// maxfinder
module maxfinder(clk, rst, start, x1, x2, x3, x4, eps, done, result);
Size in the first run: about 1,500 cells after synthesis, about 120 flip-flops, roughly 34 I/O pins, ~13,000 um2 of cells after synthesis.
clock: 3.68 ns
lec_check: 0
abc_area: 1
cap_margin: 20
core_margin: 2
core_utilization: 64
cts_cluster_diameter: 334
cts_cluster_size: 96
place_density: 0.43
slew_margin: 20
tns_end_percent: 10
run.sh (not shown) runs the stock make flow with config.mk's settings and CLKGATE_MAP_FILE=.
The baseline produced a layout that fails on setup timing.
Change:
- ABC_AREA: 1 -> not set
- CORE_UTILIZATION: 64 -> 46
- CTS_CLUSTER_DIAMETER: 334 -> not set
- CTS_CLUSTER_SIZE: 96 -> not set
- PLACE_DENSITY: 0.43 -> not set
- TNS_END_PERCENT: 10 -> not set
- clock period: 3.68 -> 6.57 ns (I/O delays scaled with it)
After rerunning: Now the flow completed with no timing, DRC or antenna violations. Routed wire length shrinks by 13%. Core utilization shrinks by 30 points. Worst hold slack degrades by 0.013 ns. Via count shrinks by 13%. Total power shrinks by 59%. Area after synthesis shrinks by 0.33%. Sequential power shrinks by 46%. Critical path depth grows by 3. Cell count shrinks by 14%. Cell area shrinks by 13%. Maximum frequency shrinks by 19%.
Change:
- CORE_UTILIZATION: 46 -> 66
- SETUP_SLACK_MARGIN: not set -> 1.77
- clock period: 6.57 -> 6.49 ns (I/O delays scaled with it)
What happened: The new run finished clean; sequential cell count is unchanged; worst setup slack is better by 0.44 ns; total power increases by a little under a tenth; global-route usage increases by 12 points; maximum frequency increases by roughly a tenth.
Change:
- CORE_UTILIZATION: 66 -> 40
- SETUP_SLACK_MARGIN: 1.77 -> not set
- clock period: 6.49 -> 9.0 ns (I/O delays scaled with it)
Result:
- The new run finished clean
- total power went down by about 36%
- worst hold slack gets worse by 0.0049 ns
- count of clock-buffer cells in the layout went down by 3
- wire length went down by about 10%

* * *

job 2212:
Starting RTL as in the previous note.
==> flow/config.mk <==
export PLATFORM = sky130hd
export DESIGN_NAME = maxfinder
export DESIGN_NICKNAME = maxfinder
export VERILOG_FILES = /design/flow/design.v
export SDC_FILE = /design/flow/constraint.sdc
export NUM_CORES = 4
export LEC_CHECK = 0
export ABC_AREA = 1
export CAP_MARGIN = 15
export CELL_PAD_IN_SITES_GLOBAL_PLACEMENT = 0
export CORE_ASPECT_RATIO = 1.75
export CORE_MARGIN = 2
export CORE_UTILIZATION = 71
export CTS_CLUSTER_DIAMETER = 48
export CTS_CLUSTER_SIZE = 14
export GPL_ROUTABILITY_DRIVEN = 1
export MAX_ROUTING_LAYER = met5
export MIN_ROUTING_LAYER = met1
export PLACE_DENSITY_LB_ADDON = 0.19
export SETUP_SLACK_MARGIN = 1.27
export SLEW_MARGIN = 20
export TNS_END_PERCENT = 10
==> flow/constraint.sdc <==
create_clock -name core_clock -period 5.07 [get_ports {clk}]
set_input_delay 1.0140 -clock core_clock [delete_from_list [all_inputs] [get_ports {clk}]]
set_output_delay 1.0140 -clock core_clock [all_outputs]
set_load 0.01 [all_outputs]
[flow] job 2212 | stages: complete | final checks: fail | reason: negative setup slack
--- input diff job 2212..job 4297 ---
Settings: swapping 71 for 72 in CORE_UTILIZATION; swapping met5 for met4 in MAX_ROUTING_LAYER; swapping 1.75 for 0.92 in CORE_ASPECT_RATIO.
==> comparison <==
Power, job 2212 and job 4297: larger value in job 4297. Job 4297 ended up with a higher utilization than job 2212 did. Cell resize tally after clock tree synthesis ends up higher on job 2212. Every stage of job 4297 finished as expected; the final checks, on the other hand, flagged negative setup slack, which means the layout fails. Reported for job 2212 and job 4297, count of flip-flops with a built-in enable after synthesis turned out identical to the last digit. Job 4297 vs job 2212: met2 wirelength from detailed routing down slightly. Job 4297 — final-layout setup total negative slack 4.66 ns lower, job 2212 as reference. Between job 2212 and job 4297, the flow reports vias per cell increasing by more than 10%. Job 4297: time the worst path needs with I/O delays and setup is 0.52 ns higher than what job 2212 reported. [job 4297 vs job 2212] total wire length: higher in job 4297. Summary — worst max-slew margin expressed relative to the limit, job 4297 relative to job 2212: lower, by 9.3 points. [diff] DRC marker count from the first detailed-route iteration, job 4297 relative to job 2212: regression.
Here is what was changed in the inputs of job 4105 compared with job 4297.
Settings: CAP_MARGIN now 20, was 15; MAX_ROUTING_LAYER no longer set, was met4; CORE_ASPECT_RATIO no longer set, was 0.92; PLACE_DENSITY_LB_ADDON no longer set, was 0.19; MIN_ROUTING_LAYER no longer set, was met1; GPL_ROUTABILITY_DRIVEN no longer set, was 1; SETUP_SLACK_MARGIN no longer set, was 1.27; CELL_PAD_IN_SITES_GLOBAL_PLACEMENT no longer set, was 0; TNS_END_PERCENT no longer set, was 10; CTS_CLUSTER_SIZE no longer set, was 14; CTS_CLUSTER_DIAMETER now 221, was 48; the clock period (ns, I/O delays scaled along) now 3.73, was 5.07.
==> comparison <==
- In the summary table, job 4105 is marked failed, with error GRT-0116 raised in global routing (5_1_grt).
- Re post-synthesis chip area from yosys: no difference whatsoever between job 4105 and job 4297.
- From job 4105 to job 4297, maximum number of buffers from clock root to sink did not move at all.
- Number of placed cells counting well taps: job 4297 and job 4105 compared, higher one is job 4105
- Total placed instance area: job 4297 and job 4105 compared, lower one is job 4297
- Compared with job 4297, in job 4105 count of buffers added by post-CTS timing repair for setup has increased, horizontal extent of the die decreased by about 4% relative to the old numbers, core footprint flat, number of buffers inserted by hold repair at cts saw little to no change.
- On die size, job 4297 and job 4105 are neck and neck.
- Diff job 4297 and job 4105: detailed placement HPWL higher in job 4105
### job 4105 -> job 1326
Settings: CAP_MARGIN changed from 20 to 40; CTS_CLUSTER_SIZE newly set to 92; CORE_ASPECT_RATIO newly set to 1.37; SETUP_SLACK_MARGIN newly set to 0.72; TNS_END_PERCENT newly set to 5.
[summary]
Job 1326 did not make it past global routing (5_1_grt), where a tool error ended it.
Compared to job 4105, job 1326 has initial cell density of the core 0.34 points higher.
Number of gates given a new drive strength after cts, job 1326 and job 4105, lower one = job 1326.
Summary — cell area after placement, job 1326 relative to job 4105: lower, by 290 um^2.
As far as maximum clock path buffer count goes, job 4105 and job 1326 are indistinguishable; the numbers are identical.
Power and IR drop assume default switching activity.
